==> 04-15: inputs <==
Design AMBA_APB, start of the top module:
module AMBA_APB(
  input logic pclk,
  input logic prst_n,
  input logic [4:0] paddr,
  input logic pselx,
  input logic penable,
  input logic pwrite,
  input logic [31:0] pwdata,
  output logic pready,
  output logic [31:0] prdata
);
  reg [31:0] mem[31:0];
  typedef enum {
    IDLE    = 0,
    SETUP   = 1,
    ACCESS  = 2,
    XXX     = 3
  } state_e;
  state_e state, next;
  always_ff @(posedge pclk or negedge prst_n)
    if (!prst_n)  state <= IDLE;
    else          state <= next;
  always_comb begin
    next = XXX;
    case (state)
      IDLE: begin
        if (pselx & !penable) next = SETUP;
        else                  next = IDLE;
      end
      SETUP: begin
        if (penable & pselx)  next = ACCESS;
      end
      ACCESS: begin
        if (pready)           next = IDLE;
        else                  next = ACCESS;
      end
      default: begin
        next = IDLE;
      end
    endcase
  end
  always_ff @(posedge pclk or negedge prst_n) begin
    if (!prst_n) begin
      pready <= 0;
      prdata <= 0;
    end
    else begin
      if (next == ACCESS) begin
        if (pwrite) begin
          mem[paddr] <= pwrite ? pwdata : mem[paddr];
        end
        else begin
  ...
clock: 5.0 ns
lec_check: 0
abc_area: 1
cap_margin: 15
cell_pad_in_sites_global_placement: 2
core_aspect_ratio: 1.27
core_margin: 6
core_utilization: 40
cts_cluster_diameter: 276
gpl_timing_driven: 0
hold_slack_margin: 0.23
max_routing_layer: met4
slew_margin: 15
run.sh (not shown) runs the stock make flow with config.mk's settings and CLKGATE_MAP_FILE=.
==> inputs of 05-14, as changes to 04-15 <==
==> flow/config.mk (replaced) <==
export PLATFORM = sky130hd
export DESIGN_NAME = AMBA_APB
export DESIGN_NICKNAME = AMBA_APB
export VERILOG_FILES = /design/flow/design.v
export SDC_FILE = /design/flow/constraint.sdc
export NUM_CORES = 4
export LEC_CHECK = 0
export CAP_MARGIN = 20
export CORE_MARGIN = 2
export CORE_UTILIZATION = 40
export HOLD_SLACK_MARGIN = 0.02
export SETUP_SLACK_MARGIN = 0.17
export SLEW_MARGIN = 20
==> results.ini <==
[outcome]
status = complete, no violations

[placement]
io_buffers = 71

[cells_and_area]
seq_share_pct = 63.1
buffer_area_share_pct = 6.44

[timing]
period_minus_slack_ps = 4300

[logic_synthesis]
synth.mux.area_fraction_pct = 0

[global_routing]
gr-usage-met2_pct = 46.0

[pwr]
power.total_mw = 19.3

# the run above: 04-15

==> results.ini <==
[outcome]
status = complete, no violations

[global_routing]
gr-usage-met2_pct = 42.6

[cells_and_area]
seq_share_pct = 68.9

[timing]
period_minus_slack_ps = 3420

[pwr]
power.total_mw = 18.8

[logic_synthesis]
synth.mux.area_fraction_pct = 0.660

# the run above: 05-14


========
==> build 64: inputs <==
==> flow/design.v <==
module AMBA_APB(
  input logic pclk,
  input logic prst_n,
  input logic [4:0] paddr,
  input logic pselx,
  input logic penable,
  input logic pwrite,
  input logic [31:0] pwdata,
  output logic pready,
  output logic [31:0] prdata
);
  reg [31:0] mem[31:0];
  typedef enum {
    IDLE    = 0,
    SETUP   = 1,
    ACCESS  = 2,
    XXX     = 3
  } state_e;
  state_e state, next;
  always_ff @(posedge pclk or negedge prst_n)
    if (!prst_n)  state <= IDLE;
    else          state <= next;
  always_comb begin
    next = XXX;
    case (state)
      IDLE: begin
        if (pselx & !penable) next = SETUP;
        else                  next = IDLE;
      end
      SETUP: begin
        if (penable & pselx)  next = ACCESS;
      end
      ACCESS: begin
        if (pready)           next = IDLE;
        else                  next = ACCESS;
      end
      default: begin
        next = IDLE;
      end
    endcase
  end
  always_ff @(posedge pclk or negedge prst_n) begin
    if (!prst_n) begin
      pready <= 0;
      prdata <= 0;
    end
    else begin
      if (next == ACCESS) begin
        if (pwrite) begin
          mem[paddr] <= pwrite ? pwdata : mem[paddr];
        end
        else begin
          prdata     <= mem[paddr];
        end
        pready       <= 1;
      end
      else begin
        pready       <= 0;
      end
    end
  end
endmodule
==> flow/run.sh <==
#!/bin/bash
# the make line also repeats each setting of config.mk as NAME=value (left out here)
make -C /OpenROAD-flow-scripts/flow DESIGN_CONFIG=/design/flow/config.mk WORK_HOME=/design/flow/orfs CLKGATE_MAP_FILE= finish
==> flow/config.mk <==
export PLATFORM = sky130hd
export DESIGN_NAME = AMBA_APB
export DESIGN_NICKNAME = AMBA_APB
export VERILOG_FILES = /design/flow/design.v
export SDC_FILE = /design/flow/constraint.sdc
export NUM_CORES = 4
export LEC_CHECK = 0
export ABC_AREA = 1
export CAP_MARGIN = 20
export CELL_PAD_IN_SITES_DETAIL_PLACEMENT = 0
export CELL_PAD_IN_SITES_GLOBAL_PLACEMENT = 0
export CORE_ASPECT_RATIO = 0.56
export CORE_MARGIN = 2
export CORE_UTILIZATION = 72
export CTS_CLUSTER_DIAMETER = 235
export GPL_ROUTABILITY_DRIVEN = 1
export MIN_ROUTING_LAYER = met1
export PLACE_DENSITY_LB_ADDON = 0.12
export SLEW_MARGIN = 20
export TNS_END_PERCENT = 40
==> flow/constraint.sdc <==
create_clock -name core_clock -period 2.45 [get_ports {pclk}]
set_input_delay 0.4900 -clock core_clock [delete_from_list [all_inputs] [get_ports {pclk}]]
set_output_delay 0.4900 -clock core_clock [all_outputs]
set_load 0.01 [all_outputs]
==> trial 17 (differences from build 64) <==
- ABC_AREA: 1 -> not set
- CELL_PAD_IN_SITES_DETAIL_PLACEMENT: 0 -> not set
- CELL_PAD_IN_SITES_GLOBAL_PLACEMENT: 0 -> not set
- CORE_ASPECT_RATIO: 0.56 -> not set
- CORE_UTILIZATION: 72 -> 9
- CTS_CLUSTER_DIAMETER: 235 -> not set
- GPL_ROUTABILITY_DRIVEN: 1 -> not set
- MIN_ROUTING_LAYER: met1 -> not set
- PLACE_DENSITY: not set -> 0.6
- PLACE_DENSITY_LB_ADDON: 0.12 -> not set
- TNS_END_PERCENT: 40 -> not set
==> flow/constraint.sdc (replaced) <==
create_clock -name core_clock -period 5.06 [get_ports {pclk}]
set_input_delay 1.0120 -clock core_clock [delete_from_list [all_inputs] [get_ports {pclk}]]
set_output_delay 1.0120 -clock core_clock [all_outputs]
set_load 0.01 [all_outputs]
==> trial 2 (differences from build 64) <==
- CAP_MARGIN: 20 -> 15
- CELL_PAD_IN_SITES_DETAIL_PLACEMENT: 0 -> not set
- CELL_PAD_IN_SITES_GLOBAL_PLACEMENT: 0 -> not set
- CORE_ASPECT_RATIO: 0.56 -> not set
- CORE_UTILIZATION: 72 -> 40
- CTS_CLUSTER_DIAMETER: 235 -> not set
- GPL_ROUTABILITY_DRIVEN: 1 -> not set
- HOLD_SLACK_MARGIN: not set -> 0.02
- MIN_ROUTING_LAYER: met1 -> not set
- PLACE_DENSITY_LB_ADDON: 0.12 -> not set
- SETUP_SLACK_MARGIN: not set -> 0.17
- SLEW_MARGIN: 20 -> 15
- TNS_END_PERCENT: 40 -> not set
==> flow/constraint.sdc (replaced) <==
create_clock -name core_clock -period 5.0 [get_ports {pclk}]
set_input_delay 1.0000 -clock core_clock [delete_from_list [all_inputs] [get_ports {pclk}]]
set_output_delay 1.0000 -clock core_clock [all_outputs]
set_load 0.01 [all_outputs]
==> build 19 (differences from build 64) <==
- CORE_UTILIZATION: 72 -> 61
- CTS_CLUSTER_DIAMETER: 235 -> not set
==> results <==
Build 19 completed without violations. Trial 17 finished clean. Trial 2 passed the timing, design-rule and antenna checks. Build 64 produced a layout that fails on setup timing. The highest utilization belongs to build 64, the lowest to trial 17. The highest global-route usage belongs to build 64, the lowest to trial 17. Count of clock-buffer cells in the layout: trial 2 > build 19 > trial 17 > build 64. In trial 2 the synthesized area is larger than in trial 17, by about 8%. Of build 64 and build 19, build 19 has the higher non-clock buffer count (gap 29).
==> figures <==
| item | build 64 | trial 2 | trial 17 | build 19 |
|---|---|---|---|---|
| Result of the run | finished with violations | no timing/DRC/antenna violations | no timing/DRC/antenna violations | no timing/DRC/antenna violations |
| Reasons for failing layout checks | setup timing | - | - | - |
| Total power consumption of the routed design | 37,900 µW | 19,400 µW | 18,400 µW | 38,500 µW |
| Post-synthesis instance total | 3,511 | 3,511 | 2,289 | 3,511 |
| Unrepaired setup endpoints after global routing | yes | no | no | yes |
| Inverter tally of the final layout excluding the clock network | 48 | 48 | 12 | 48 |
| Setup_tns | -3160 ps | 0 ps | 0 ps | 0 ps |
| Nets | 3,808 | 3,636 | 2,504 | 3,838 |
| Post-synthesis share of cell area spent on and, or, nand and nor gates | 22.8% | 22.8% | 7.71% | 22.8% |
| Arrival time of data at the critical path endpoint | 2870 ps | 3740 ps | 4250 ps | 2950 ps |
| Worst-Skew Late Latency | 670 ps | 700 ps | 710 ps | 670 ps |
| Weighted congestion at the end of routability-driven global placement | 0.934 | 0.831 | 0.856 | 0.938 |
| Pwr dens | 750 mW/mm² | 394 mW/mm² | 358 mW/mm² | 752 mW/mm² |
Power and IR drop assume default switching activity.
